--- design/flow/run.sh ---
#!/bin/bash
# the make line also repeats each setting of config.mk as NAME=value (left out here)
make -C /OpenROAD-flow-scripts/flow DESIGN_CONFIG=/design/flow/config.mk WORK_HOME=/design/flow/orfs CLKGATE_MAP_FILE= finish
--- design/flow/constraint.sdc ---
create_clock -name core_clock -period 7.17 [get_ports {clk}]
set_input_delay 1.4340 -clock core_clock [delete_from_list [all_inputs] [get_ports {clk}]]
set_output_delay 1.4340 -clock core_clock [all_outputs]
set_load 0.01 [all_outputs]
--- design/flow/config.mk ---
export PLATFORM = sky130hd
export DESIGN_NAME = x_corr
export DESIGN_NICKNAME = x_corr
export VERILOG_FILES = /design/flow/design.v
export SDC_FILE = /design/flow/constraint.sdc
export NUM_CORES = 4
export LEC_CHECK = 0
export CAP_MARGIN = 20
export CORE_MARGIN = 2
export CORE_UTILIZATION = 62
export CTS_CLUSTER_SIZE = 99
export SLEW_MARGIN = 20
--- design/flow/design.v ---
`timescale 1ns/1ns
module cpx_multiply #(parameter xi_bits = 12,
		                  parameter xq_bits = 12,
		                  parameter yi_bits = 12,
		                  parameter yq_bits = 12,
		                  parameter i_bits = 24,
		                  parameter q_bits = 24
		                  )
   (input clk,
    input                      rst,
    input                      m_axis_tready,
    input                      m_axis_tvalid,
    input signed [xi_bits-1:0] xi,
    input signed [xq_bits-1:0] xq,
    input signed [yi_bits-1:0] yi,
    input signed [yq_bits-1:0] yq,
    output reg                 s_axis_tready,
    output signed [i_bits-1:0] i,
    output signed [q_bits-1:0] q,
    output reg                 s_axis_tvalid
    );
   reg [2:0]                   pipeline;
   reg signed [(xi_bits + yi_bits)-1:0] 	   i_sub;
   reg signed [(xi_bits + yi_bits)-1:0]      i_sub_out;
   reg signed [(xq_bits + yq_bits)-1:0]      q_add;
   reg signed [(xq_bits + yq_bits)-1:0]      q_add_out;
   reg signed [(xi_bits + yi_bits)-1:0]      xu;
   reg signed [(xi_bits + yi_bits)-1:0]      xu_out;
   reg signed [(xq_bits + yq_bits)-1:0]      yv;
   reg signed [(xq_bits + yq_bits)-1:0]      yv_out;
   reg signed [(xi_bits + yq_bits)-1:0]      xv;
   reg signed [(xi_bits + yq_bits)-1:0]      xv_out;
   reg signed [(xq_bits + yi_bits)-1:0]      yu;
   reg signed [(xq_bits + yi_bits)-1:0]      yu_out;
   assign i = i_sub_out[(xi_bits+yi_bits)-1: (xi_bits+yi_bits-i_bits)];
   assign q = q_add_out[(xq_bits+yq_bits)-1: (xq_bits+yq_bits-q_bits)];
   always @(posedge clk) begin
      if (rst) begin
         xu <= 'd0;
         yv <= 'd0;
         xv <= 'd0;
         yu <= 'd0;
      end else if (m_axis_tvalid & s_axis_tready) begin
         xu <= xi * yi;
         yv <= xq * yq;
         xv <= xi * yq;
         yu <= xq * yi;
      end else begin
         xu <= xu;
         yv <= yv;
         xv <= xv;
         yu <= yu;
      end  
   end
   always @(posedge clk) begin
      if (rst) begin
         xu_out <= 'd0;
         yv_out <= 'd0;
         xv_out <= 'd0;
         yu_out <= 'd0;
         i_sub <= 'd0;
         i_sub_out <= 'd0;
         q_add <= 'd0;
         q_add_out <= 'd0;
      end else if(m_axis_tready) begin
         xu_out <= xu;
         yv_out <= yv;
         xv_out <= xv;
         yu_out <= yu;
         i_sub <= xu_out - yv_out;
         i_sub_out <= i_sub;
         q_add <= xv_out + yu_out;
         q_add_out <= q_add;
      end  
      else begin
         xu_out <= xu_out;
         yv_out <= yv_out;
         xv_out <= xv_out;
         yu_out <= yu_out;
         i_sub <= i_sub;
         i_sub_out <= i_sub_out;
         q_add <= q_add;
         q_add_out <= q_add_out;
      end  
   end  
   always @(posedge clk) begin
      if (rst) begin
         pipeline <= 3'b0;
         s_axis_tvalid <= 1'b0;
      end else begin
         if(m_axis_tvalid & s_axis_tready) begin
            pipeline <= (pipeline << 1) | {2'b00, m_axis_tready};
         end else if (m_axis_tready) begin
            pipeline <= (pipeline << 1);
         end
         s_axis_tvalid <= pipeline[2];
      end
   end  
   always @(posedge clk) begin
      if (rst) begin
         s_axis_tready <= 1'b0;
      end else begin
         s_axis_tready <= m_axis_tready | ~pipeline[0];
      end
   end
endmodule  
`timescale 1ns/1ns
module dot_prod_pip #(parameter xi_bits = 12,
                      parameter xq_bits = 12,
                      parameter yi_bits = 12,
                      parameter yq_bits = 12,
                      parameter i_bits = 24,
                      parameter q_bits = 24,
                      parameter dot_length = 5,
                      parameter dot_length_counter_bits = 3,
                      parameter sum_i_bits = 24,
                      parameter sum_q_bits = 24
                      )
   (input clk,
    input                          rst,
    input                          m_axis_product_tready,
    input                          m_axis_x_tvalid,
    input [xi_bits - 1:0]          xi,
    input [xq_bits - 1:0]          xq,
    input                          m_axis_y_tvalid,
    input [yi_bits - 1:0]          yi,
    input [yq_bits - 1:0]          yq,
    output reg                     s_axis_product_tvalid,
    output reg signed [i_bits-1:0] i,
    output reg signed [q_bits-1:0] q
    );
   wire                            cpx_m_axis_tvalid;
   wire signed [xi_bits + yi_bits -1:0] mult_out_i;
   wire signed [xq_bits + yq_bits -1:0] mult_out_q;
   wire signed [sum_i_bits - 1:0]       mult_out_i_extended;
   wire signed [sum_q_bits - 1:0]       mult_out_q_extended;
   reg signed [sum_i_bits - 1:0]        sum_i;
   reg signed [sum_q_bits - 1:0]        sum_q;
   reg [dot_length_counter_bits:0]      dot_length_counter;
   wire [31:0]                          dot_length_counter_extended;
   wire                                 s_axis_cpx_tvalid;
   wire                                 s_axis_cpx_tready;
   assign cpx_m_axis_tvalid = m_axis_x_tvalid & m_axis_y_tvalid;
   assign mult_out_i_extended = { {(sum_i_bits - (xi_bits + yi_bits)){mult_out_i[xi_bits + yi_bits - 1]}}, mult_out_i};
   assign mult_out_q_extended = { {(sum_q_bits - (xq_bits + yq_bits)){mult_out_q[xq_bits + yq_bits - 1]}}, mult_out_q};
   assign dot_length_counter_extended = { {(31 - dot_length_counter_bits){dot_length_counter[dot_length_counter_bits]}}, dot_length_counter};
   cpx_multiply #(.xi_bits(xi_bits),
                  .xq_bits(xq_bits),
                  .yi_bits(yi_bits),
                  .yq_bits(yq_bits),
                  .i_bits(xi_bits + yi_bits),
                  .q_bits(xq_bits + yq_bits)) cpx_multiply_dot_pip(.clk(clk),
                                                                   .rst(rst),
                                                                   .m_axis_tready(m_axis_product_tready),
                                                                   .m_axis_tvalid(cpx_m_axis_tvalid),
                                                                   .xi(xi),
                                                                   .xq(xq),
                                                                   .yi(yi),
                                                                   .yq(yq),
                                                                   .i(mult_out_i),
                                                                   .q(mult_out_q),
                                                                   .s_axis_tready(s_axis_cpx_tready),
                                                                   .s_axis_tvalid(s_axis_cpx_tvalid));
   always @(posedge clk) begin
      if (rst) begin
         dot_length_counter <= -'d1;
         sum_i <= 'd0;
         sum_q <= 'd0;
      end
      else if (s_axis_cpx_tvalid && m_axis_product_tready) begin
         if (dot_length_counter_extended < (dot_length - 1)) begin
            dot_length_counter <= dot_length_counter + 1'b1;
            sum_i <= sum_i + mult_out_i_extended;
            sum_q <= sum_q + mult_out_q_extended;
         end
         else begin
            dot_length_counter <= 'd0;
            sum_i <= mult_out_i_extended;
            sum_q <= mult_out_q_extended;
         end  
      end  
      else if (m_axis_product_tready) begin
         if(dot_length_counter_extended == (dot_length - 1)) begin
            dot_length_counter <= 'd0;
            sum_i <= 'd0;
            sum_q <= 'd0;
         end
      end
   end  
   always @(posedge clk) begin
      if (rst) begin
         s_axis_product_tvalid <= 1'b0;
         i <= 'd0;
         q <= 'd0;
      end
      else if(dot_length_counter_extended == (dot_length - 1)) begin
         s_axis_product_tvalid <= 1'b1;
         i <= sum_i[sum_i_bits - 1:(sum_i_bits - i_bits)];
         q <= sum_q[sum_q_bits - 1:(sum_q_bits - q_bits)];
      end
      else begin
         s_axis_product_tvalid <= 1'b0;
         i <= i;
         q <= q;
      end
   end
endmodule  
`timescale 1ns/1ns
module arg_max #(parameter buffer_length = 10,
                 parameter index_bits = 4,
                 parameter out_max_bits = 4,
                 parameter i_bits = 12,
                 parameter q_bits = 12
                 )
   (input clk,
    input                           rst,
    input                           m_axis_tvalid,
    input signed [i_bits - 1:0]     xi,
    input signed [q_bits - 1:0]     xq,
    output reg                      s_axis_tready,
    input                           m_axis_tready,
    output reg [out_max_bits - 1:0] out_max,
    output reg [index_bits-1:0]     index,
    output reg                      s_axis_tvalid
    );
   reg signed [index_bits:0]        icounter;
   wire signed [31:0]               icounter_extended;
   reg [i_bits + i_bits - 2:0]      i_square;
   reg [q_bits + q_bits - 2:0]      q_square;
   reg [out_max_bits - 1:0]         argsum;
   reg                              sq_stage_valid;
   reg                              sum_stage_valid;
   reg                              cmp_stage_valid;
   wire                             result_collected;
   reg                              result_collected_buff;
   wire                             result_collected_cond;
   assign icounter_extended = { {(31 - index_bits){icounter[index_bits]}}, icounter};
   assign result_collected = s_axis_tvalid & m_axis_tready;
   assign result_collected_cond = result_collected | result_collected_buff;
   always @(posedge clk) begin
      if (rst) begin
         s_axis_tready <= 1'b0;
      end
      else if (icounter_extended < buffer_length) begin
         s_axis_tready <= 1'b1;
      end
      else if ((icounter_extended == buffer_length) | result_collected_cond) begin
         s_axis_tready <= 1'b1;
      end
      else begin
         s_axis_tready <= 1'b0;
      end
   end
   always @(posedge clk) begin
      if (rst) begin
         i_square <= 'd0;
         q_square <= 'd0;
         sq_stage_valid <= 1'b0;
      end
      else if (m_axis_tvalid & (s_axis_tready)) begin
         i_square <= xi * xi;
         q_square <= xq * xq;
         sq_stage_valid <= 1'b1;
      end else begin
         i_square <= i_square;
         q_square <= q_square;
         sq_stage_valid <= 1'b0;
      end
   end
   always @(posedge clk) begin
      if (rst) begin
         argsum <= 'd0;
         sum_stage_valid <= 1'b0;
      end
      else if (sq_stage_valid) begin
         argsum <= i_square + q_square;
         sum_stage_valid <= 1'b1;
      end
      else if ((icounter_extended == buffer_length -1) && !sq_stage_valid) begin
         argsum <= 'd0;
         sum_stage_valid <= 1'b0;
      end
      else begin
         argsum <= argsum;
         sum_stage_valid <= 1'b0;
      end
   end
   always @(posedge clk) begin
      if (rst) begin
         index <= 'd0;
         out_max <= 'd0;
         cmp_stage_valid <= 1'b0;
      end
      else if ((icounter_extended == 'd0) && !sum_stage_valid && result_collected_cond) begin
         index <= 'd0;
         out_max <= argsum;
         cmp_stage_valid <= 1'b0;
      end
      else if ((argsum > out_max) && sum_stage_valid) begin
         index <= icounter[index_bits - 1:0];
         out_max <= argsum;
         cmp_stage_valid <= 1'b1;
      end
      else if (sum_stage_valid) begin
         index <= index;
         out_max <= out_max;
         cmp_stage_valid <= 1'b1;
      end
      else begin
         index <= index;
         out_max <= out_max;
         cmp_stage_valid <= 1'b0;
      end
   end  
   always @(posedge clk) begin
      if (rst) begin
         icounter <= 'd0;
      end
      else if (icounter_extended < (buffer_length - 1)) begin
         if (sum_stage_valid) begin
            icounter <= icounter + 1'b1;
         end else begin
            icounter <= icounter;
         end
      end
      else if (icounter_extended == (buffer_length - 1)) begin
         icounter <= 'd0;
      end else begin
         icounter <= icounter;
      end
   end  
   always @(posedge clk) begin
      if (rst) begin
         result_collected_buff <= 1'b0;
         s_axis_tvalid <= 1'b0;
      end
      else begin
         result_collected_buff <= result_collected;
         if (result_collected_cond) begin
            s_axis_tvalid <= 1'b0;
         end
         else if (icounter_extended == (buffer_length - 1)) begin
            s_axis_tvalid <= 1'b1;
         end
         else begin
            s_axis_tvalid <= s_axis_tvalid;
         end
      end
   end
endmodule  
`timescale 1ns/1ns
module x_corr #(parameter xi_bits = 12,
                parameter xq_bits = 12,
                parameter yi_bits = 12,
                parameter yq_bits = 12,
                parameter i_bits = 31,
                parameter q_bits = 31,
                parameter length = 102,
                parameter length_counter_bits = 7,
                parameter out_max_bits = 62
                )
   (input clk,
    input                              rst,
    output                             s_axis_tready,
    input [xi_bits - 1:0]              xi,
    input [xq_bits - 1:0]              xq,
    input [yi_bits - 1:0]              yi,
    input [yq_bits - 1:0]              yq,
    input                              m_axis_tvalid,
    input                              m_axis_tready,
    output [out_max_bits - 1:0]        out_max,
    output [length_counter_bits - 1:0] index,
    output                             s_axis_tvalid
    );
   wire                                s_axis_product_tvalid;
   wire                                m_axis_x_tvalid;
   wire                                m_axis_y_tvalid;
   wire                                m_axis_product_tready;
   wire signed [31 - 1:0] i;
   wire signed [31 - 1:0] q;
   assign m_axis_x_tvalid = m_axis_tvalid;
   assign m_axis_y_tvalid = m_axis_tvalid;
   assign m_axis_product_tready = s_axis_tready;
   dot_prod_pip #(.xi_bits(12),
                  .xq_bits(12),
                  .yi_bits(12),
                  .yq_bits(12),
                  .i_bits(31),
                  .q_bits(31),
                  .dot_length(100),
                  .dot_length_counter_bits(7),
                  .sum_i_bits(31),
                  .sum_q_bits(31)
                  ) dp_x_corr (.clk(clk),
                               .rst(rst),
                               .m_axis_product_tready(m_axis_product_tready),
                               .m_axis_x_tvalid(m_axis_x_tvalid),
                               .xi(xi),
                               .xq(xq),
                               .m_axis_y_tvalid(m_axis_y_tvalid),
                               .yi(yi),
                               .yq(yq),
                               .s_axis_product_tvalid(s_axis_product_tvalid),
                               .i(i),
                               .q(q)
                               );
                                  arg_max #(.buffer_length(length),
                                            .index_bits(length_counter_bits),
                                            .out_max_bits(out_max_bits),
                                            .i_bits(31),
                                            .q_bits(31)) arg_max_xc(.clk(clk),
                                                                    .rst(rst),
                                                                    .m_axis_tvalid(s_axis_product_tvalid),
                                                                    .xi(i),
                                                                    .xq(q),
                                                                    .s_axis_tready(s_axis_tready),
                                                                    .m_axis_tready(m_axis_tready),
                                                                    .out_max(out_max),
                                                                    .index(index),
                                                                    .s_axis_tvalid(s_axis_tvalid)
                                                                    );
endmodule  
==> flow_metrics.py, run 1 <==
# Generated from Yosys and OpenROAD reports
metrics = {
    "run_status": {
        "status": "complete, but fails checks",
        "so_faults": "negative setup slack",
    },
    "worst_setup_path": {
        "cp.arrival_ps": 8370,
        "worstSetupStartpointType": "register",
        "rrSetupSlack_ps": -580,
        "endpoint_kind": "register",
        "path_class": "reg -> reg",
        "slowest_stage": "fa_1",
        "slowest_delay_ps": 550,
        "required_ps": 7790,
        "endpoint": "arg_max_xc.q_square[56]$_SDFFE_PP0P_",
        "cp.depth": 29,
        "cpLargestDelayFamily": "adder cells",
        "reg2reg_depth": 29,
        "rr_startpoint": "dp_x_corr.q[27]$_SDFFE_PP0P_",
        "reg2reg_to": "arg_max_xc.q_square[56]$_SDFFE_PP0P_",
        "crit_buf_inv": 8,
        "worstPathMaxFanout": 12,
        "crit_path_frequent_cell": "fa_1",
        "critical_path.startpoint": "dp_x_corr.q[27]$_SDFFE_PP0P_",
    },
    "final_timing": {
        "hold_viol_final": 0,
        "fmax_mhz": 129,
        "maxSlewViolCount": 0,
        "finalCriticalPeriod_ps": 7750,
        "finalClockPeriodUsage_pct": 108,
        "rsz0062_at_grt": "yes",
        "clock_skew_ps": 51.4,
        "setup_ws_ps": -584,
        "relSlewSlack_pct": 21.5,
        "tightestPinTransition_ps": 1180,
        "setup_violations": 67,
        "setup_tns_ps": -19510,
    },
    "routing": {
        "dr_total_vias": 90600,
        "drt_iter0_markers": 5919,
        "wl_per_cell_um": 20.1,
        "viasPerCell": 5.50,
        "ant_nets": 0,
        "post-route-drc-count": 0,
        "drtPass1Iterations": 6,
        "wl_mm": 332,
    },
    "place": {
        "placed_cells": 16200,
        "io_buffers": 122,
        "place_area_mm2": 0.130,
        "gp_congestion": 0.969,
        "hpwl_mm": 275,
    },
    "power_and_ir_drop": {
        "p_int_uw": 12900,
        "total_power_uw": 22300,
        "p_clk_uw": 4520,
        "seq-power_uw": 4260,
        "p_leak_uw": 0.0711,
        "irDropWorstVdd_mv": 0.420,
        "clkPwrFrac_pct": 20.3,
        "p_per_area_mw_per_mm2": 163,
        "swShare_pct": 42.2,
        "comb_cell_power_uw": 13500,
        "pwr-share-seq_pct": 19.1,
        "pwr-share-comb_pct": 60.6,
        "p_sw_uw": 9390,
        "top_power_group": "combinational logic",
    },
    "run": {
        "warnings": 58,
        "max-cap-violations": 0,
    },
    "grt": {
        "grt_pass1_vias": 98200,
        "grt_pass1_wl_mm": 530,
        "antenna_found_initial": 4,
        "grt_start_max_net_pins": 195,
        "grt_remaining_overflow": 0,
        "gr-usage-all-layers_pct": 35.6,
    },
    "floorplan": {
        "std_cell_rows": 158,
        "dieArea_mm2": 0.190,
        "ios": 123,
        "die_y_um": 436,
        "fp_util_pct": 62.5,
        "die_w_um": 436,
        "core_mm2": 0.185,
    },
    "synth": {
        "ys_sh_xor_pct": 2.82,
        "synthTopLogicFamily": "adder cells",
        "yosysUniqueCellTypes": 100,
        "aoi_share_pct": 8.07,
        "ys_ff": 690,
        "top_cell_area_share_pct": 41.8,
        "avgSynthCellArea_um2": 9.03,
        "syn_inst": 12800,
        "edf_count": 0,
        "netlist_top_cells_area": "fa_1 (42%), dfxtp_1 (12%), inv_1 (9.5%)",
        "synthArstFlopShare_pct": 0,
        "ys_area_mm2": 0.116,
        "synth_seq_share_pct": 11.9,
        "yosysTopAreaCell": "fa_1",
        "common_cells": "inv_1 (2922), fa_1 (2420), nand2_1 (1529)",
        "synthAdderAreaFrac_pct": 50.7,
        "syn-num-nets": 16100,
        "synth_warnings": 3,
        "post-synth-top-count-cell": "inv_1",
        "muxShareOfSynthArea_pct": 2.14,
        "ys_sh_simple_pct": 13.1,
        "yosysCellCount": 12800,
        "synth_area_mm2": 0.116,
        "ff_type": "dfxtp_1",
    },
    "cts": {
        "clockRootBuffer": "clkbuf_16",
        "cts.path.max_buffers": 3,
        "clkSlewWorstSetupHoldPaths_ps": 70,
        "cts.sinks": 690,
        "clock_latency_ps": 720,
        "htreeDepth": 3,
        "ctsHoldBuffers": 0,
        "numCtsBuffers": 80,
        "tritoncts": "built",
    },
    "cells_and_area": {
        "design_area_mm2": 0.137,
        "nets": 17200,
        "final-instance-count-excl-fill": 16500,
        "fin_util_pct": 73.6,
        "syn_to_final_growth_pct": 17.9,
    },
    "min_path": {
        "hold_path_depth": 1,
        "worstHoldStart": "arg_max_xc.result_collected_buff$_SDFF_PP0_",
        "hp-class": "reg -> reg",
        "hold_end": "arg_max_xc.s_axis_tvalid$_SDFFE_PP0P_",
    },
}
[per-stage QoR]
step                      setup slack (ps)  hold WS (ps)
after CTS                             -516           415
final                                 -584           414
after global placement                -835           410
after detailed placement              -933           408
after global routing                  -820           427
after floorplan                       -361           398
[area by class of cell]
type | count | area (µm²)
flip-flops and latches | 690 | 13900
multi-input cells | 8666 | 91500
fillers | 14000 | 48900
clock buffers | 108 | 2260
diodes | 2 | 5.00
well taps | 2480 | 3100
clock inverters | 38 | 604
repair buffers | 1564 | 14000
inverters | 2931 | 11100
[timing repair]
item / in CTS / in global routing
pin swaps: 192 / 294
cloned: 2 / 6
resized: 440 / 402
setup endpoints to repair: 81 / 87
buffers inserted: 65 / 63
[routing by layer]
layer,track usage (%),vias to the layer above,wire length [µm]
met3,4.10,772,19200
li1,-,41100,-
met1,44.8,45900,129000
met4,16.3,2,18400
met2,61.5,2818,165000
met5,0,-,13
==> inputs of run 2 (changes only) <==
- CAP_MARGIN: 20 -> 35
- CELL_PAD_IN_SITES_DETAIL_PLACEMENT: unset -> 0
- CORE_MARGIN: 2 -> 3
- CORE_UTILIZATION: 62 -> 72
- CTS_CLUSTER_DIAMETER: unset -> 52
- CTS_CLUSTER_SIZE: 99 -> 14
- GPL_ROUTABILITY_DRIVEN: unset -> 1
- MAX_ROUTING_LAYER: unset -> met4
- MIN_ROUTING_LAYER: unset -> met1
- PLACE_DENSITY_LB_ADDON: unset -> 0.18
- SETUP_SLACK_MARGIN: unset -> 2.16
- clock period: 7.17 -> 8.8 ns (I/O delays scaled with it)
==> run 2 against run 1 <==
  * Non-clock buffer count is 748 lower
  * Highest routed layer is now met4
  * Synthesized cell count unchanged
  * Maximum frequency shrank 3.7%
  * Hold slack improved by 10 ps
  * Sequential power decreased by 19%
  * Critical path type unchanged
  * The run now finishes clean
  * Combinational power is 19% lower
==> flow_metrics.py, run 2 <==
# Generated from Yosys and OpenROAD reports
metrics = {
    "synth": {
        "edf_count": 0,
        "yosysTopAreaCell": "fa_1",
        "synth_area_mm2": 0.116,
        "ys_area_mm2": 0.116,
        "ys_ff": 690,
        "yosysCellCount": 12800,
        "synthArstFlopShare_pct": 0,
        "ff_type": "dfxtp_1",
        "synth_seq_share_pct": 11.9,
        "synthTopLogicFamily": "adder cells",
        "synth_warnings": 3,
        "muxShareOfSynthArea_pct": 2.14,
        "common_cells": "inv_1 (2922), fa_1 (2420), nand2_1 (1529)",
        "yosysUniqueCellTypes": 100,
        "syn_inst": 12800,
        "post-synth-top-count-cell": "inv_1",
        "ys_sh_simple_pct": 13.1,
        "top_cell_area_share_pct": 41.8,
        "ys_sh_xor_pct": 2.82,
        "syn-num-nets": 16100,
        "synthAdderAreaFrac_pct": 50.7,
        "aoi_share_pct": 8.07,
        "avgSynthCellArea_um2": 9.03,
        "netlist_top_cells_area": "fa_1 (42%), dfxtp_1 (12%), inv_1 (9.5%)",
    },
    "grt": {
        "gr-usage-all-layers_pct": 44.7,
        "grt_pass1_wl_mm": 547,
        "grt_use_met3_pct": 12.7,
        "grt_remaining_overflow": 0,
        "grt_start_max_net_pins": 202,
        "grt_pass1_vias": 100000,
        "grtUsageMet2_pct": 67.4,
        "grt_most_used_layer": "met2",
        "antenna_found_initial": 25,
        "gr-usage-met1_pct": 52.2,
    },
    "worst_setup_path": {
        "critical_path.startpoint": "dp_x_corr.i[12]$_SDFFE_PP0P_",
        "reg2reg_depth": 27,
        "endpoint": "arg_max_xc.i_square[51]$_SDFFE_PP0P_",
        "reg2reg_to": "arg_max_xc.i_square[51]$_SDFFE_PP0P_",
        "required_ps": 9330,
        "crit_path_frequent_cell": "fa_1",
        "rr_startpoint": "dp_x_corr.i[12]$_SDFFE_PP0P_",
        "cp.depth": 27,
        "cp.arrival_ps": 8590,
        "slowest_delay_ps": 580,
        "path_class": "reg -> reg",
        "worstPathMaxFanout": 8,
        "endpoint_kind": "register",
        "cpLargestDelayFamily": "adder cells",
        "rrSetupSlack_ps": 750,
        "crit_buf_inv": 6,
        "worstSetupStartpointType": "register",
        "slowest_stage": "fa_1",
    },
    "final_timing": {
        "finalCriticalPeriod_ps": 8050,
        "clock_skew_ps": 68.7,
        "whs_ps": 424,
        "relSlewSlack_pct": 23.9,
        "finalClockPeriodUsage_pct": 91.5,
        "setup_tns_ps": 0,
        "maxSlewViolCount": 0,
        "rsz0062_at_grt": "yes",
        "tightestPinTransition_ps": 1140,
        "setup_ws_ps": 745,
        "fmax_mhz": 124,
        "hold_viol_final": 0,
        "setup_violations": 0,
    },
    "routing": {
        "viasPerCell": 6.20,
        "post-route-drc-count": 0,
        "wl_mm": 376,
        "drt_iter0_markers": 10200,
        "wl_per_cell_um": 24.4,
        "dr_total_vias": 95700,
        "ant_nets": 0,
        "drtPass1Iterations": 17,
    },
    "place": {
        "hpwl_mm": 250,
        "io_buffers": 122,
        "place_ws_ps": 496,
        "gp_congestion": 1.01,
    },
    "power_and_ir_drop": {
        "seq-power_uw": 3460,
        "clkPwrFrac_pct": 20.1,
        "pwr-share-seq_pct": 19.1,
        "p_sw_uw": 8100,
        "top_power_group": "combinational logic",
        "swShare_pct": 44.7,
        "comb_cell_power_uw": 11000,
        "p_per_area_mw_per_mm2": 136,
        "p_clk_uw": 3650,
        "p_int_uw": 10000,
        "p_leak_uw": 0.0678,
        "irDropWorstVdd_mv": 1.08,
        "pwr-share-comb_pct": 60.8,
    },
    "cts": {
        "clockRootBuffer": "clkbuf_16",
        "cts.path.max_buffers": 3,
        "htreeDepth": 3,
        "numCtsBuffers": 84,
        "clkSlewWorstSetupHoldPaths_ps": 70,
        "tritoncts": "built",
        "cts.sinks": 690,
        "clock_latency_ps": 730,
    },
    "run_status": {
        "status": "finished clean",
    },
    "cells_and_area": {
        "fillCellCount": 8791,
        "syn_to_final_growth_pct": 14.8,
        "nets": 16500,
    },
    "floorplan": {
        "fp_util_pct": 72.8,
        "die_y_um": 407,
        "ios": 123,
        "die_w_um": 407,
        "dieArea_mm2": 0.166,
        "std_cell_rows": 146,
        "core_mm2": 0.159,
    },
    "min_path": {
        "worstHoldStart": "arg_max_xc.result_collected_buff$_SDFF_PP0_",
        "hold_end": "arg_max_xc.s_axis_tvalid$_SDFFE_PP0P_",
        "hold_path_depth": 1,
        "hp-class": "reg -> reg",
    },
    "run": {
        "warnings": 56,
        "max-cap-violations": 0,
    },
}
run 2: what timing repair did:
action,in CTS,in global routing
resized,902,418
hold buffers,0,0
buffers inserted,330,116
pin swaps,389,263
setup endpoints to repair,133,122
gates cloned,30,7
endpoints found under the hold margin,0,0
run 2: final cells by class:
type                       count  area (µm²)  area share, %
antenna                       39        97.6         0.0734
clock buffer                  93        2180           1.64
clock inverter                56         733          0.551
inverter                    2931       11100           8.36
multi-input combinational   8666       93000           69.9
sequential                   690       14000           10.5
tap                         2146        2690           2.02
timing repair buffer         816        9140           6.88
timing repair inverter         2        17.5         0.0132
run 2: layer usage:
metal	wire length, µm	share of wire [%]	vias to the layer above
li1	-	-	39700
met1	123000	33	46800
met2	166000	44	6526
met3	50600	13	2658
met4	36900	9.8	0
met5	0	0	-
run 2: metrics by stage:
step | cells | instance area (µm²) | util [%] | power, µW
after floorplan | 12800 | 118000 | - | 11100
after global placement | 14800 | 121000 | 75.8 | 13200
after detailed placement | 14800 | 121000 | 75.8 | 13600
after CTS | 15300 | 130000 | 82.0 | 17600
after global routing | 15400 | 133000 | 83.6 | 19500
final | 15400 | 133000 | 83.6 | 18100
==> inputs of run 3 (changes only) <==
- ABC_AREA: unset -> 1
- CAP_MARGIN: 35 -> 20
- CORE_MARGIN: 3 -> 2
- CORE_UTILIZATION: 72 -> 44
- CTS_CLUSTER_DIAMETER: 52 -> 97
- CTS_CLUSTER_SIZE: 14 -> unset
- GPL_ROUTABILITY_DRIVEN: 1 -> unset
- MAX_ROUTING_LAYER: met4 -> unset
- MIN_ROUTING_LAYER: met1 -> unset
- PLACE_DENSITY_LB_ADDON: 0.18 -> 0.24
- SETUP_SLACK_MARGIN: 2.16 -> unset
- TNS_END_PERCENT: unset -> 10
- clock period: 8.8 -> 9.79 ns (I/O delays scaled with it)
==> run 3 against run 2 <==
  * Setup slack improved by 620 ps
  * Largest cell class unchanged
  * Register-to-register slack improved by 620 ps
  * Highest routed layer is now met5
  * Final cell count increased by 33%
  * Global-route usage decreased by 20 points
  * Die size increased by 76%
  * Clock power decreased by 5.5%
  * Wire length decreased by 5.0%
  * Hold slack improved by 6.8 ps
  * Maximum frequency decreased by 4.3%
  * Cell area increased by 1.1%
  * First-iteration DRC count decreased by 38%
==> flow_metrics.py, run 3 <==
# Generated from Yosys and OpenROAD reports
metrics = {
    "run_status": {
        "status": "finished clean",
    },
    "floorplan": {
        "dieArea_mm2": 0.291,
        "die_y_um": 540,
        "ios": 123,
        "die_w_um": 540,
        "fp_util_pct": 44.3,
        "std_cell_rows": 196,
        "core_mm2": 0.285,
    },
    "place": {
        "place_ws_ps": 1440,
        "hpwl_mm": 298,
        "gp_congestion": 0.964,
        "io_buffers": 122,
    },
    "worst_setup_path": {
        "endpoint": "arg_max_xc.i_square[60]$_SDFFE_PP0P_",
        "critical_path.startpoint": "dp_x_corr.i[30]$_SDFFE_PP0P_",
        "slowest_stage": "fa_1",
        "worstPathMaxFanout": 30,
        "required_ps": 10430,
        "reg2reg_to": "arg_max_xc.i_square[60]$_SDFFE_PP0P_",
        "crit_buf_inv": 9,
        "cp.arrival_ps": 9060,
        "rr_startpoint": "dp_x_corr.i[30]$_SDFFE_PP0P_",
        "cpLargestDelayFamily": "adder cells",
        "slowest_delay_ps": 880,
        "reg2reg_depth": 29,
        "worstSetupStartpointType": "register",
        "cp.depth": 29,
        "path_class": "reg -> reg",
        "endpoint_kind": "register",
        "rrSetupSlack_ps": 1370,
    },
    "routing": {
        "wl_mm": 358,
        "ant_nets": 0,
        "drt_iter0_markers": 6332,
        "viasPerCell": 4.93,
        "post-route-drc-count": 0,
        "wl_per_cell_um": 17.4,
        "drtPass1Iterations": 9,
        "dr_total_vias": 101000,
    },
    "cts": {
        "tritoncts": "built",
        "cts.sinks": 690,
        "cts.path.max_buffers": 3,
        "clock_latency_ps": 750,
        "ctsResizeCount": 0,
        "ctsHoldBuffers": 0,
        "clkSlewWorstSetupHoldPaths_ps": 60,
        "htreeDepth": 3,
        "post_cts_buffers": 0,
        "clockRootBuffer": "clkbuf_16",
        "numCtsBuffers": 90,
    },
    "final_timing": {
        "tightestPinTransition_ps": 1120,
        "rsz0062_at_grt": "no",
        "finalCriticalPeriod_ps": 8420,
        "whs_ps": 430,
        "relSlewSlack_pct": 25.1,
        "maxSlewViolCount": 0,
        "setup_violations": 0,
        "finalClockPeriodUsage_pct": 86.0,
        "setup_ws_ps": 1370,
        "hold_viol_final": 0,
        "setup_tns_ps": 0,
        "clock_skew_ps": 46.8,
        "fmax_mhz": 119,
    },
    "grt": {
        "antenna_found_initial": 2,
        "gr-usage-all-layers_pct": 25.1,
        "grt_remaining_overflow": 0,
        "grt_pass1_vias": 105000,
        "grt_start_max_net_pins": 162,
        "grt_pass1_wl_mm": 582,
    },
    "cells_and_area": {
        "syn_to_final_growth_pct": 6.42,
        "fillCellCount": 29200,
        "fin_util_pct": 47.1,
        "nets": 20000,
    },
    "min_path": {
        "hold_path_depth": 2,
        "hold_end": "dp_x_corr.cpx_multiply_dot_pip.s_axis_tvalid$_SDFF_PP0_",
        "hp-class": "reg -> reg",
        "worstHoldStart": "dp_x_corr.cpx_multiply_dot_pip.pipeline[2]$_SDFFE_PP0P_",
    },
    "power_and_ir_drop": {
        "pwr-share-seq_pct": 18.9,
        "seq-power_uw": 3120,
        "p_sw_uw": 7940,
        "irDropWorstVdd_mv": 0.331,
        "total_power_uw": 16500,
        "comb_cell_power_uw": 9960,
        "p_per_area_mw_per_mm2": 123,
        "pwr-share-comb_pct": 60.3,
        "p_int_uw": 8590,
        "swShare_pct": 48.0,
        "clkPwrFrac_pct": 20.8,
        "p_leak_uw": 0.0778,
        "top_power_group": "combinational logic",
        "p_clk_uw": 3450,
    },
    "synth": {
        "synthTopLogicFamily": "adder cells",
        "ys_sh_xor_pct": 1.41,
        "syn-num-nets": 20200,
        "netlist_top_cells_area": "fa_1 (38%), inv_1 (14%), nand2_1 (11%)",
        "ys_area_mm2": 0.126,
        "synth_area_mm2": 0.126,
        "ff_type": "dfxtp_1",
        "synthAdderAreaFrac_pct": 46.5,
        "syn_inst": 16900,
        "yosysCellCount": 16900,
        "post-synth-top-count-cell": "inv_1",
        "synthArstFlopShare_pct": 0,
        "common_cells": "inv_1 (4652), nand2_1 (3856), fa_1 (2420)",
        "synth_warnings": 3,
        "aoi_share_pct": 6.80,
        "synth_seq_share_pct": 10.9,
        "yosysUniqueCellTypes": 58,
        "ys_sh_simple_pct": 18.8,
        "edf_count": 0,
        "top_cell_area_share_pct": 38.4,
        "muxShareOfSynthArea_pct": 0,
        "yosysTopAreaCell": "fa_1",
        "ys_ff": 690,
        "avgSynthCellArea_um2": 7.49,
    },
    "run": {
        "warnings": 51,
        "max-cap-violations": 0,
    },
}
-- run 3: metal layers --
layer	wire length, µm	global-route usage (%)	share of wire, %
met1	161000	34.4	45
met2	167000	42.0	47
met3	18200	2.76	5.1
met4	10800	6.93	3.0
met5	25	0	0.0070
-- run 3: metrics by stage --
step / instances / area (µm²)
floorplan: 16900 / 126000
finish: 20500 / 134000
global route: 20500 / 134000
global placement: 20400 / 131000
CTS: 20500 / 134000
detailed placement: 20400 / 131000
-- run 3: cell type report --
cell class	count	area [µm²]	share of cell area (%)
multi-input combinational	11000	92900	69.1
inverter	4658	17500	13.0
sequential	690	13800	10.3
tap	3762	4710	3.50
clock buffer	114	2460	1.83
timing repair buffer	276	2450	1.82
clock inverter	52	611	0.454
antenna	1	2.50	0.00186
==> inputs of run 4 (changes only) <==
- ABC_AREA: 1 -> unset
- CELL_PAD_IN_SITES_DETAIL_PLACEMENT: 0 -> unset
- CORE_UTILIZATION: 44 -> 14
- CTS_CLUSTER_DIAMETER: 97 -> unset
- PLACE_DENSITY_LB_ADDON: 0.24 -> unset
- TNS_END_PERCENT: 10 -> unset
- clock period: 9.79 -> 10.5 ns (I/O delays scaled with it)
==> run 4 against run 3 <==
  * Via count fell by 17%
  * Clock-buffer cell count fell by 27
  * Cell area fell by 1.6%
  * Clock skew rose by 3.4 ps
  * Setup slack got worse by 160 ps
  * Power fell by 12%
  * Clock power fell by 19%
  * Final cell count rose by 15%
  * Flip-flop count did not move
==> flow_metrics.py, run 4 <==
# Generated from Yosys and OpenROAD reports
metrics = {
    "synth": {
        "edf_count": 0,
        "yosysTopAreaCell": "fa_1",
        "syn_inst": 12800,
        "syn-num-nets": 16100,
        "synthAdderAreaFrac_pct": 50.7,
        "avgSynthCellArea_um2": 9.03,
        "synthTopLogicFamily": "adder cells",
        "aoi_share_pct": 8.07,
        "muxShareOfSynthArea_pct": 2.14,
        "yosysUniqueCellTypes": 100,
        "ys_sh_xor_pct": 2.82,
        "synthArstFlopShare_pct": 0,
        "ff_type": "dfxtp_1",
        "ys_ff": 690,
        "post-synth-top-count-cell": "inv_1",
        "netlist_top_cells_area": "fa_1 (42%), dfxtp_1 (12%), inv_1 (9.5%)",
        "synth_seq_share_pct": 11.9,
        "top_cell_area_share_pct": 41.8,
        "ys_area_mm2": 0.116,
        "common_cells": "inv_1 (2922), fa_1 (2420), nand2_1 (1529)",
        "synth_warnings": 3,
        "yosysCellCount": 12800,
        "ys_sh_simple_pct": 13.1,
        "synth_area_mm2": 0.116,
    },
    "power_and_ir_drop": {
        "p_sw_uw": 6710,
        "p_per_area_mw_per_mm2": 110,
        "comb_cell_power_uw": 8860,
        "total_power_uw": 14600,
        "pwr-share-comb_pct": 60.7,
        "top_power_group": "combinational logic",
        "seq-power_uw": 2940,
        "p_clk_uw": 2800,
        "p_leak_uw": 0.0636,
        "swShare_pct": 46.0,
        "pwr-share-seq_pct": 20.1,
        "clkPwrFrac_pct": 19.2,
        "p_int_uw": 7880,
        "irDropWorstVdd_mv": 0.324,
    },
    "final_timing": {
        "maxSlewViolCount": 0,
        "clock_skew_ps": 50.2,
        "rsz0062_at_grt": "no",
        "setup_violations": 0,
        "finalClockPeriodUsage_pct": 88.5,
        "tightestPinTransition_ps": 1190,
        "relSlewSlack_pct": 20.7,
        "hold_viol_final": 0,
        "setup_tns_ps": 0,
        "finalCriticalPeriod_ps": 9290,
        "fmax_mhz": 108,
    },
    "worst_setup_path": {
        "worstPathMaxFanout": 25,
        "slowest_stage": "clkinv_1",
        "reg2reg_depth": 27,
        "endpoint": "arg_max_xc.q_square[47]$_SDFFE_PP0P_",
        "reg2reg_to": "arg_max_xc.q_square[47]$_SDFFE_PP0P_",
        "path_class": "reg -> reg",
        "rrSetupSlack_ps": 1210,
        "cp.arrival_ps": 9900,
        "cp.depth": 27,
        "crit_buf_inv": 6,
        "crit_path_frequent_cell": "fa_1",
        "critical_path.startpoint": "dp_x_corr.q[17]$_SDFFE_PP0P_",
        "slowest_delay_ps": 680,
        "cpLargestDelayFamily": "adder cells",
        "worstSetupStartpointType": "register",
        "rr_startpoint": "dp_x_corr.q[17]$_SDFFE_PP0P_",
        "endpoint_kind": "register",
        "required_ps": 11110,
    },
    "min_path": {
        "hp-class": "reg -> reg",
        "worstHoldStart": "arg_max_xc.result_collected_buff$_SDFF_PP0_",
        "hold_path_depth": 1,
        "hold_end": "arg_max_xc.s_axis_tvalid$_SDFFE_PP0P_",
    },
    "place": {
        "hpwl_mm": 267,
        "io_buffers": 122,
        "gp_congestion": 0.877,
    },
    "cts": {
        "numCtsBuffers": 68,
        "cts.sinks": 690,
        "ctsResizeCount": 0,
        "clkSlewWorstSetupHoldPaths_ps": 70,
        "tritoncts": "built",
        "clock_latency_ps": 720,
        "clockRootBuffer": "clkbuf_16",
        "ctsHoldBuffers": 0,
        "post_cts_buffers": 0,
        "cts.path.max_buffers": 3,
        "htreeDepth": 3,
    },
    "floorplan": {
        "std_cell_rows": 334,
        "core_mm2": 0.826,
        "dieArea_mm2": 0.834,
        "fp_util_pct": 14.0,
        "ios": 123,
        "die_y_um": 913,
        "die_w_um": 913,
    },
    "routing": {
        "viasPerCell": 3.56,
        "dr_total_vias": 84000,
        "post-route-drc-count": 0,
        "drt_iter0_markers": 5876,
        "drtPass1Iterations": 6,
        "ant_nets": 0,
        "wl_mm": 329,
        "wl_per_cell_um": 13.9,
    },
    "grt": {
        "gr-usage-all-layers_pct": 7.81,
        "grt_start_max_net_pins": 87,
        "grt_remaining_overflow": 0,
        "grt_pass1_wl_mm": 523,
        "grt_pass1_vias": 90500,
        "antenna_found_initial": 11,
    },
    "cells_and_area": {
        "syn_to_final_growth_pct": 14.2,
        "nets": 15900,
    },
    "run": {
        "max-cap-violations": 0,
        "warnings": 41,
    },
    "run_status": {
        "status": "finished clean",
    },
}
run 4: final cells by class:
cell class | count | area [µm²]
Timing Repair Buffer | 271 | 2340
Clock inverter | 34 | 574
Inverter | 2931 | 11000
Tap cell | 10900 | 13700
Fill cell | 92800 | 693000
Multi-Input combinational cell | 8666 | 89000
Antenna cell | 7 | 17.5
Sequential cell | 690 | 13800
Clock buffer | 87 | 1850
run 4: through the flow:
stage                     instance area, µm²  cells  worst slack [ps]  utilization, %  hold slack, ps
after global routing                  132000  23600               864            16.0             429
after CTS                             132000  23600              1310            16.0             427
after floorplan                       116000  12800              2060               -             398
after detailed placement              130000  23500              1390            15.7             419
final                                 132000  23600              1210            16.0             425
after global placement                130000  23500              1440            15.7             404
run 4: layer usage:
layer,wire [µm],GRT usage [%],up-vias
met4,6360,1.49,0
li1,-,-,38500
met1,157000,11.3,42800
met5,0,0,-
met3,21700,1.38,371
met2,144000,12.2,2362
==> inputs of run 5 (changes only) <==
- CELL_PAD_IN_SITES_DETAIL_PLACEMENT: unset -> 0
- CORE_MARGIN: 2 -> 3
- CORE_UTILIZATION: 14 -> 72
- CTS_CLUSTER_DIAMETER: unset -> 52
- CTS_CLUSTER_SIZE: unset -> 14
- GPL_ROUTABILITY_DRIVEN: unset -> 1
- MIN_ROUTING_LAYER: unset -> met1
- PLACE_DENSITY_LB_ADDON: unset -> 0.18
- SETUP_SLACK_MARGIN: unset -> 1.81
- clock period: 10.5 -> 8.8 ns (I/O delays scaled with it)
==> run 5 against run 4 <==
  * Power increased by 19%
  * First-iteration DRC count increased by 55%
  * Maximum frequency increased by 16%
  * Synthesized cell count unchanged
  * Cell area decreased by 0.53%
  * Largest power group unchanged
  * Flip-flop count unchanged
  * Still clean
  * Wire length increased by 8.8%
==> flow_metrics.py, run 5 <==
# Generated from Yosys and OpenROAD reports
metrics = {
    "synth": {
        "yosysCellCount": 12800,
        "syn-num-nets": 16100,
        "yosysUniqueCellTypes": 100,
        "edf_count": 0,
        "synthAdderAreaFrac_pct": 50.7,
        "ys_sh_xor_pct": 2.82,
        "muxShareOfSynthArea_pct": 2.14,
        "synth_area_mm2": 0.116,
        "top_cell_area_share_pct": 41.8,
        "avgSynthCellArea_um2": 9.03,
        "synth_seq_share_pct": 11.9,
        "synthTopLogicFamily": "adder cells",
        "synthArstFlopShare_pct": 0,
        "ys_ff": 690,
        "post-synth-top-count-cell": "inv_1",
        "ys_area_mm2": 0.116,
        "aoi_share_pct": 8.07,
        "ff_type": "dfxtp_1",
        "ys_sh_simple_pct": 13.1,
        "netlist_top_cells_area": "fa_1 (42%), dfxtp_1 (12%), inv_1 (9.5%)",
        "yosysTopAreaCell": "fa_1",
        "common_cells": "inv_1 (2922), fa_1 (2420), nand2_1 (1529)",
        "syn_inst": 12800,
        "synth_warnings": 3,
    },
    "power_and_ir_drop": {
        "p_clk_uw": 3700,
        "irDropWorstVdd_mv": 0.313,
        "seq-power_uw": 3460,
        "p_int_uw": 9830,
        "pwr-share-comb_pct": 58.9,
        "p_leak_uw": 0.0675,
        "top_power_group": "combinational logic",
        "total_power_uw": 17400,
        "pwr-share-seq_pct": 19.9,
        "p_per_area_mw_per_mm2": 132,
        "comb_cell_power_uw": 10300,
        "clkPwrFrac_pct": 21.3,
        "p_sw_uw": 7580,
        "swShare_pct": 43.5,
    },
    "worst_setup_path": {
        "path_class": "reg -> reg",
        "required_ps": 9420,
        "slowest_stage": "fa_1",
        "worstSetupStartpointType": "register",
        "cp.arrival_ps": 8620,
        "rrSetupSlack_ps": 810,
        "endpoint_kind": "register",
        "cp.depth": 27,
        "critical_path.startpoint": "dp_x_corr.i[17]$_SDFFE_PP0P_",
        "reg2reg_depth": 27,
        "crit_path_frequent_cell": "fa_1",
        "slowest_delay_ps": 610,
        "reg2reg_to": "arg_max_xc.i_square[60]$_SDFFE_PP0P_",
        "endpoint": "arg_max_xc.i_square[60]$_SDFFE_PP0P_",
        "worstPathMaxFanout": 9,
        "cpLargestDelayFamily": "adder cells",
        "rr_startpoint": "dp_x_corr.i[17]$_SDFFE_PP0P_",
        "crit_buf_inv": 8,
    },
    "grt": {
        "antenna_found_initial": 10,
        "grt_start_max_net_pins": 206,
        "gr-usage-all-layers_pct": 42.4,
        "grt_pass1_wl_mm": 539,
        "grt_remaining_overflow": 0,
        "grt_pass1_vias": 101000,
    },
    "run_status": {
        "status": "finished clean",
    },
    "run": {
        "max-cap-violations": 0,
        "warnings": 56,
    },
    "floorplan": {
        "core_mm2": 0.159,
        "dieArea_mm2": 0.166,
        "die_w_um": 407,
        "std_cell_rows": 146,
        "fp_util_pct": 72.8,
        "ios": 123,
        "die_y_um": 407,
    },
    "cts": {
        "cts.sinks": 690,
        "cts.path.max_buffers": 3,
        "clkSlewWorstSetupHoldPaths_ps": 70,
        "htreeDepth": 3,
        "clockRootBuffer": "clkbuf_16",
        "clock_latency_ps": 740,
        "numCtsBuffers": 84,
        "ctsHoldBuffers": 0,
        "tritoncts": "built",
    },
    "routing": {
        "wl_per_cell_um": 23.3,
        "post-route-drc-count": 0,
        "ant_nets": 0,
        "viasPerCell": 6.10,
        "dr_total_vias": 93700,
        "drtPass1Iterations": 8,
        "wl_mm": 358,
        "drt_iter0_markers": 9090,
    },
    "cells_and_area": {
        "fin_util_pct": 82.7,
        "syn_to_final_growth_pct": 13.6,
        "nets": 16400,
    },
    "min_path": {
        "hold_path_depth": 1,
        "hold_end": "arg_max_xc.s_axis_tvalid$_SDFFE_PP0P_",
        "hp-class": "reg -> reg",
        "worstHoldStart": "arg_max_xc.result_collected_buff$_SDFF_PP0_",
    },
    "final_timing": {
        "rsz0062_at_grt": "yes",
        "finalClockPeriodUsage_pct": 90.8,
        "maxSlewViolCount": 0,
        "clock_skew_ps": 75.6,
        "tightestPinTransition_ps": 1170,
        "relSlewSlack_pct": 21.7,
        "setup_tns_ps": 0,
        "setup_violations": 0,
        "fmax_mhz": 125,
        "finalCriticalPeriod_ps": 7990,
        "hold_viol_final": 0,
    },
    "place": {
        "io_buffers": 122,
        "gp_congestion": 1.00,
        "hpwl_mm": 251,
    },
}
[run 5: layout make-up]
cell class | count | area (µm²)
clock inverters | 50 | 774
inverters | 2931 | 11100
well taps | 2146 | 2690
multi-input cells | 8666 | 92500
diodes | 13 | 32.5
repair inverters | 1 | 8.76
clock buffers | 96 | 2190
flip-flops and latches | 690 | 14000
repair buffers | 764 | 8270
fillers | 9096 | 27500
[run 5: metal layers]
| metal | up-vias | track usage (%) | wire (µm) |
|---|---|---|---|
| li1 | 39500 | - | - |
| met1 | 46200 | 49.4 | 117000 |
| met2 | 5789 | 68.8 | 166000 |
| met3 | 2125 | 11.6 | 42000 |
| met4 | 4 | 28.5 | 32400 |
| met5 | - | 0 | 23 |
[run 5: what timing repair did]
item / 4_1_cts / 5_1_grt
setup buffers: 255 / 126
endpoints found under the setup margin: 119 / 113
pin swaps: 308 / 309
cloned: 24 / 4
gates resized: 732 / 508
[run 5: metrics by stage]
step	hold WS [ps]	area, µm²	std cells	worst slack (ps)
after floorplan	398	117000	12800	1270
after CTS	434	129000	15200	1080
after global routing	452	132000	15300	650
after detailed placement	416	120000	14800	301
after global placement	410	120000	14800	478
final	433	132000	15400	808
==> inputs of run 6 (changes only) <==
- CELL_PAD_IN_SITES_DETAIL_PLACEMENT: 0 -> 2
- CORE_MARGIN: 3 -> 2
- CORE_UTILIZATION: 72 -> 40
- CTS_CLUSTER_DIAMETER: 52 -> unset
- CTS_CLUSTER_SIZE: 14 -> unset
- MAX_ROUTING_LAYER: unset -> met4
- MIN_ROUTING_LAYER: met1 -> met2
- PLACE_DENSITY_LB_ADDON: 0.18 -> unset
- SETUP_SLACK_MARGIN: 1.81 -> unset
- clock period: 8.8 -> 6.14 ns (I/O delays scaled with it)
==> run 6 against run 5 <==
  * The run now fails in global routing (5_1_grt)
  * Area after synthesis unchanged
  * Die size rose by 77%
  * Synthesized cell count unchanged
==> flow_metrics.py, run 6 <==
# Physical implementation metrics
metrics = {
    "synth": {
        "ys_sh_simple_pct": 13.1,
        "top_cell_area_share_pct": 41.8,
        "syn-num-nets": 16100,
        "ys_area_mm2": 0.116,
        "synth_warnings": 3,
        "synthArstFlopShare_pct": 0,
        "ys_sh_xor_pct": 2.82,
        "common_cells": "inv_1 (2922), fa_1 (2420), nand2_1 (1529)",
        "yosysTopAreaCell": "fa_1",
        "synthAdderAreaFrac_pct": 50.7,
        "aoi_share_pct": 8.07,
        "avgSynthCellArea_um2": 9.03,
        "synth_seq_share_pct": 11.9,
        "ff_type": "dfxtp_1",
        "yosysUniqueCellTypes": 100,
        "yosysCellCount": 12800,
        "synthTopLogicFamily": "adder cells",
        "edf_count": 0,
        "synth_area_mm2": 0.116,
        "muxShareOfSynthArea_pct": 2.14,
        "ys_ff": 690,
        "syn_inst": 12800,
        "netlist_top_cells_area": "fa_1 (42%), dfxtp_1 (12%), inv_1 (9.5%)",
        "post-synth-top-count-cell": "inv_1",
    },
    "floorplan": {
        "die_w_um": 542,
        "ios": 123,
        "dieArea_mm2": 0.294,
        "die_y_um": 542,
        "std_cell_rows": 197,
        "fp_util_pct": 40.2,
        "core_mm2": 0.288,
    },
    "cts": {
        "cts.path.max_buffers": 3,
        "cts.sinks": 690,
        "clockRootBuffer": "clkbuf_16",
        "htreeDepth": 3,
        "numCtsBuffers": 87,
        "ctsHoldBuffers": 0,
    },
    "run_status": {
        "stop_stage": "global routing (5_1_grt)",
        "status": "aborted with a tool error",
        "stop_error": "[ERROR GRT-0116] Global routing finished with congestion. Check the congestion regions in the DRC Viewer.",
    },
    "grt": {
        "gr-usage-all-layers_pct": 110,
        "grt_remaining_overflow": 22400,
    },
    "place": {
        "hpwl_mm": 588,
        "placed_cells": 17800,
        "place_ws_ps": -3200,
        "place_area_mm2": 0.134,
        "io_buffers": 122,
        "gp_congestion": 1.03,
    },
}
run 6: timing repair:
action | CTS
setup endpoints to repair | 156
cloned | 5
pin swaps | 613
buffers inserted | 398
resized | 1787
run 6: per-stage QoR:
step                utilization [%]  TNS, ps  hold WS [ps]
floorplan                         -   -48940           398
CTS                            51.0  -178740           474
global placement               46.6  -148900           402
detailed placement             46.6  -287390           458
run 6: layer usage:
layer,overflow,GRT usage [%]
met1,-,-
met2,9377,110
met3,9809,116
met4,3231,99.2
met5,-,-
==> inputs of run 7 (changes only) <==
- CAP_MARGIN: 20 -> 0
- CELL_PAD_IN_SITES_DETAIL_PLACEMENT: 2 -> 0
- CORE_MARGIN: 2 -> 3
- CORE_UTILIZATION: 40 -> 72
- CTS_CLUSTER_DIAMETER: unset -> 52
- CTS_CLUSTER_SIZE: unset -> 14
- MAX_ROUTING_LAYER: met4 -> unset
- MIN_ROUTING_LAYER: met2 -> met1
- PLACE_DENSITY_LB_ADDON: unset -> 0.18
- SETUP_SLACK_MARGIN: unset -> 2.44
- clock period: 6.14 -> 8.63 ns (I/O delays scaled with it)
==> run 7 against run 6 <==
  * Area after synthesis unchanged
  * Synthesized cell count unchanged
  * Now clean on timing, DRC and antenna
  * Die size decreased by 44%
==> flow_metrics.py, run 7 <==
# Generated from Yosys and OpenROAD reports
metrics = {
    "final_timing": {
        "rsz0062_at_grt": "yes",
        "setup_violations": 0,
        "hold_viol_final": 0,
        "clock_skew_ps": 50.9,
        "finalClockPeriodUsage_pct": 93.9,
        "setup_tns_ps": 0,
        "maxSlewViolCount": 0,
        "relSlewSlack_pct": 20.1,
        "fmax_mhz": 123,
        "tightestPinTransition_ps": 1200,
        "finalCriticalPeriod_ps": 8100,
    },
    "cells_and_area": {
        "syn_to_final_growth_pct": 15.7,
        "regArea_mm2": 0.0140,
        "design_area_mm2": 0.134,
        "logic_area_mm2": 0.0937,
        "nets": 16500,
        "fin_util_pct": 84.2,
        "fillCellCount": 8545,
    },
    "grt": {
        "grt_pass1_wl_mm": 546,
        "grtUsageMet2_pct": 67.7,
        "grt_most_used_layer": "met2",
        "grt_remaining_overflow": 0,
        "gr-usage-met1_pct": 52.1,
        "antenna_found_initial": 29,
        "grt_start_max_net_pins": 174,
        "grt_use_met3_pct": 12.0,
        "grt_pass1_vias": 100000,
        "gr-usage-all-layers_pct": 43.1,
    },
    "routing": {
        "viasPerCell": 6.23,
        "wl_mm": 380,
        "drtPass1Iterations": 9,
        "dr_total_vias": 96200,
        "ant_nets": 0,
        "post-route-drc-count": 0,
        "drt_iter0_markers": 10500,
        "wl_per_cell_um": 24.6,
    },
    "synth": {
        "yosysUniqueCellTypes": 100,
        "ys_ff": 690,
        "avgSynthCellArea_um2": 9.03,
        "syn-num-nets": 16100,
        "netlist_top_cells_area": "fa_1 (42%), dfxtp_1 (12%), inv_1 (9.5%)",
        "ys_sh_xor_pct": 2.82,
        "top_cell_area_share_pct": 41.8,
        "synthTopLogicFamily": "adder cells",
        "synthArstFlopShare_pct": 0,
        "yosysCellCount": 12800,
        "post-synth-top-count-cell": "inv_1",
        "aoi_share_pct": 8.07,
        "ff_type": "dfxtp_1",
        "ys_area_mm2": 0.116,
        "syn_inst": 12800,
        "yosysTopAreaCell": "fa_1",
        "synth_seq_share_pct": 11.9,
        "synth_warnings": 3,
        "ys_sh_simple_pct": 13.1,
        "muxShareOfSynthArea_pct": 2.14,
        "common_cells": "inv_1 (2922), fa_1 (2420), nand2_1 (1529)",
        "edf_count": 0,
        "synth_area_mm2": 0.116,
        "synthAdderAreaFrac_pct": 50.7,
    },
    "floorplan": {
        "fp_util_pct": 72.8,
        "die_y_um": 407,
        "dieArea_mm2": 0.166,
        "ios": 123,
        "std_cell_rows": 146,
        "core_mm2": 0.159,
        "die_w_um": 407,
    },
    "worst_setup_path": {
        "worstPathMaxFanout": 6,
        "endpoint_kind": "register",
        "cp.depth": 28,
        "rrSetupSlack_ps": 530,
        "cp.arrival_ps": 8610,
        "endpoint": "arg_max_xc.i_square[51]$_SDFFE_PP0P_",
        "cpLargestDelayFamily": "adder cells",
        "critical_path.startpoint": "dp_x_corr.i[12]$_SDFFE_PP0P_",
        "worstSetupStartpointType": "register",
        "required_ps": 9130,
        "slowest_delay_ps": 770,
        "crit_buf_inv": 7,
        "reg2reg_depth": 28,
        "reg2reg_to": "arg_max_xc.i_square[51]$_SDFFE_PP0P_",
        "rr_startpoint": "dp_x_corr.i[12]$_SDFFE_PP0P_",
        "crit_path_frequent_cell": "fa_1",
        "path_class": "reg -> reg",
        "slowest_stage": "fa_1",
    },
    "place": {
        "io_buffers": 122,
        "place_area_mm2": 0.121,
        "gp_congestion": 1.01,
        "hpwl_mm": 252,
    },
    "run_status": {
        "status": "finished clean",
    },
    "cts": {
        "clkSlewWorstSetupHoldPaths_ps": 70,
        "cts.sinks": 690,
        "tritoncts": "built",
        "htreeDepth": 3,
        "numCtsBuffers": 78,
        "cts.path.max_buffers": 3,
        "clockRootBuffer": "clkbuf_16",
        "clock_latency_ps": 710,
    },
    "power_and_ir_drop": {
        "p_sw_uw": 8900,
        "seq-power_uw": 3520,
        "top_power_group": "combinational logic",
        "clkPwrFrac_pct": 17.0,
        "irDropWorstVdd_mv": 1.31,
        "pwr-share-seq_pct": 17.8,
        "swShare_pct": 45.1,
        "p_leak_uw": 0.0681,
        "p_int_uw": 10800,
        "pwr-share-comb_pct": 65.2,
        "comb_cell_power_uw": 12900,
        "total_power_uw": 19700,
        "p_clk_uw": 3360,
        "p_per_area_mw_per_mm2": 147,
    },
    "min_path": {
        "hold_path_depth": 1,
        "hp-class": "reg -> reg",
        "worstHoldStart": "arg_max_xc.result_collected_buff$_SDFF_PP0_",
        "hold_end": "arg_max_xc.s_axis_tvalid$_SDFFE_PP0P_",
    },
    "run": {
        "max-cap-violations": 0,
        "warnings": 49,
    },
}
## run 7: cell type report
cell class | count | area share [%]
antenna | 27 | 0.0504
clock buffer | 86 | 1.54
clock inverter | 39 | 0.362
inverter | 2931 | 8.32
multi-input combinational | 8666 | 69.9
sequential | 690 | 10.5
tap | 2146 | 2.00
timing repair buffer | 858 | 7.30
## run 7: what timing repair did
item	in CTS	in global routing
cloned	27	11
pin swaps	375	414
setup endpoints to repair	152	128
setup buffers	303	170
hold buffers	0	0
resized	938	601
## run 7: stage by stage
stage	instances	hold WS, ps	worst slack [ps]
after global placement	14800	407	437
after global routing	15400	458	115
after CTS	15200	428	1030
final	15400	429	526
after detailed placement	14800	422	371
after floorplan	12800	398	1100
## run 7: routing by layer
metal	up-vias	part of all wire (%)
met1	47100	33
met4	20	9.5
met5	-	0.075
met3	2609	13
li1	39700	-
met2	6833	45
==> inputs of run 8 (changes only) <==
- CAP_MARGIN: 0 -> 20
- CELL_PAD_IN_SITES_DETAIL_PLACEMENT: 0 -> unset
- CORE_MARGIN: 3 -> 2
- CORE_UTILIZATION: 72 -> 58
- CTS_CLUSTER_DIAMETER: 52 -> unset
- CTS_CLUSTER_SIZE: 14 -> unset
- GPL_ROUTABILITY_DRIVEN: 1 -> unset
- HOLD_SLACK_MARGIN: unset -> -0.08
- MAX_ROUTING_LAYER: unset -> met4
- MIN_ROUTING_LAYER: met1 -> unset
- PLACE_DENSITY_LB_ADDON: 0.18 -> unset
- SETUP_SLACK_MARGIN: 2.44 -> 1.98
- clock period: 8.63 -> 7.64 ns (I/O delays scaled with it)
==> run 8 against run 7 <==
  * The layout now fails its checks (negative setup slack)
  * Combinational power about the same
  * Power up 7.7%
  * Highest routed layer is now met4
  * Synthesized cell count unchanged
  * Sequential power up 13%
  * Final cell count up 6.3%
  * Global-route usage down 8.8 points
  * Critical path depth down 2
==> flow_metrics.py, run 8 <==
# Generated from Yosys and OpenROAD reports
metrics = {
    "run_status": {
        "status": "complete, but fails checks",
        "so_faults": "negative setup slack",
    },
    "worst_setup_path": {
        "cpLargestDelayFamily": "adder cells",
        "rr_startpoint": "dp_x_corr.q[30]$_SDFFE_PP0P_",
        "endpoint": "arg_max_xc.q_square[60]$_SDFFE_PP0P_",
        "worstPathMaxFanout": 9,
        "cp.arrival_ps": 8380,
        "slowest_stage": "fa_2",
        "crit_path_frequent_cell": "fa_1",
        "critical_path.startpoint": "dp_x_corr.q[30]$_SDFFE_PP0P_",
        "cp.depth": 26,
        "slowest_delay_ps": 640,
        "rrSetupSlack_ps": -130,
        "worstSetupStartpointType": "register",
        "required_ps": 8250,
        "crit_buf_inv": 6,
        "endpoint_kind": "register",
        "reg2reg_depth": 26,
        "path_class": "reg -> reg",
        "reg2reg_to": "arg_max_xc.q_square[60]$_SDFFE_PP0P_",
    },
    "synth": {
        "syn_inst": 12800,
        "netlist_top_cells_area": "fa_1 (42%), dfxtp_1 (12%), inv_1 (9.5%)",
        "aoi_share_pct": 8.07,
        "avgSynthCellArea_um2": 9.03,
        "yosysTopAreaCell": "fa_1",
        "yosysUniqueCellTypes": 100,
        "syn-num-nets": 16100,
        "muxShareOfSynthArea_pct": 2.14,
        "synth_seq_share_pct": 11.9,
        "top_cell_area_share_pct": 41.8,
        "ff_type": "dfxtp_1",
        "edf_count": 0,
        "ys_sh_simple_pct": 13.1,
        "synthAdderAreaFrac_pct": 50.7,
        "ys_area_mm2": 0.116,
        "synthArstFlopShare_pct": 0,
        "common_cells": "inv_1 (2922), fa_1 (2420), nand2_1 (1529)",
        "ys_sh_xor_pct": 2.82,
        "synth_area_mm2": 0.116,
        "yosysCellCount": 12800,
        "ys_ff": 690,
        "post-synth-top-count-cell": "inv_1",
        "synthTopLogicFamily": "adder cells",
        "synth_warnings": 3,
    },
    "power_and_ir_drop": {
        "pwr-share-seq_pct": 18.7,
        "top_power_group": "combinational logic",
        "irDropWorstVdd_mv": 0.546,
        "p_leak_uw": 0.0705,
        "p_clk_uw": 4210,
        "p_int_uw": 12100,
        "comb_cell_power_uw": 13100,
        "p_sw_uw": 9140,
        "seq-power_uw": 3980,
        "total_power_uw": 21300,
        "pwr-share-comb_pct": 61.4,
        "p_per_area_mw_per_mm2": 155,
        "clkPwrFrac_pct": 19.8,
        "swShare_pct": 43.0,
    },
    "floorplan": {
        "std_cell_rows": 164,
        "ios": 123,
        "core_mm2": 0.199,
        "fp_util_pct": 58.2,
        "die_w_um": 451,
        "dieArea_mm2": 0.203,
        "die_y_um": 451,
    },
    "cells_and_area": {
        "fin_util_pct": 68.9,
        "syn_to_final_growth_pct": 18.4,
        "nets": 17000,
        "final-instance-count-excl-fill": 16400,
    },
    "cts": {
        "cts.sinks": 690,
        "clockRootBuffer": "clkbuf_16",
        "clkSlewWorstSetupHoldPaths_ps": 60,
        "tritoncts": "built",
        "ctsHoldBuffers": 0,
        "numCtsBuffers": 82,
        "clock_latency_ps": 740,
        "cts.path.max_buffers": 3,
        "htreeDepth": 3,
    },
    "routing": {
        "ant_nets": 0,
        "wl_mm": 341,
        "drtPass1Iterations": 8,
        "post-route-drc-count": 0,
        "viasPerCell": 5.43,
        "wl_per_cell_um": 20.8,
        "drt_iter0_markers": 5815,
        "dr_total_vias": 89200,
    },
    "min_path": {
        "worstHoldStart": "arg_max_xc.result_collected_buff$_SDFF_PP0_",
        "hold_path_depth": 1,
        "hp-class": "reg -> reg",
        "hold_end": "arg_max_xc.s_axis_tvalid$_SDFFE_PP0P_",
    },
    "final_timing": {
        "clock_skew_ps": 47.9,
        "rsz0062_at_grt": "yes",
        "relSlewSlack_pct": 26.0,
        "whs_ps": 416,
        "finalCriticalPeriod_ps": 7770,
        "fmax_mhz": 129,
        "finalClockPeriodUsage_pct": 102,
        "hold_viol_final": 0,
        "setup_ws_ps": -127,
        "maxSlewViolCount": 0,
        "setup_violations": 16,
        "tightestPinTransition_ps": 1110,
    },
    "grt": {
        "grt_pass1_vias": 95200,
        "antenna_found_initial": 12,
        "gr-usage-all-layers_pct": 34.4,
        "grt_start_max_net_pins": 206,
        "grt_remaining_overflow": 0,
        "grt_pass1_wl_mm": 529,
    },
    "run": {
        "warnings": 50,
        "max-cap-violations": 0,
    },
    "place": {
        "hpwl_mm": 272,
        "io_buffers": 122,
        "gp_congestion": 0.985,
        "placed_cells": 16000,
    },
}
==> run 8: area by class of cell <==
class                           count  area [µm²]
Antenna cell                        4        10.0
Clock buffer                      112        2300
Clock inverter                     41         571
Fill cell                       16000       62000
Inverter                         2931       11100
Multi-Input combinational cell   8666       92700
Sequential cell                   690       14000
Tap cell                         2656        3320
Timing Repair Buffer             1315       13100
==> run 8: stage by stage <==
stage | instance area [µm²] | TNS [ps] | worst slack, ps
finish | 137000 | -863 | -127
global placement | 127000 | -6420 | -575
floorplan | 118000 | 0 | 109
CTS | 134000 | -360 | -92.6
global route | 137000 | -6890 | -354
detailed placement | 127000 | -7850 | -572
==> run 8: repair_timing <==
action	4_1_cts	5_1_grt
gates resized	491	589
cloned	10	17
buffers inserted	131	141
pin swaps	351	413
endpoints found under the setup margin	161	168
==> run 8: metal layers <==
layer  track usage, %  share of wire (%)
met1             44.3                 41
met5                -                  0
met4             10.9                3.8
met2             56.9                 49
met3             4.04                6.1
Power figures rest on the tool's default switching activity, not on a simulated workload.
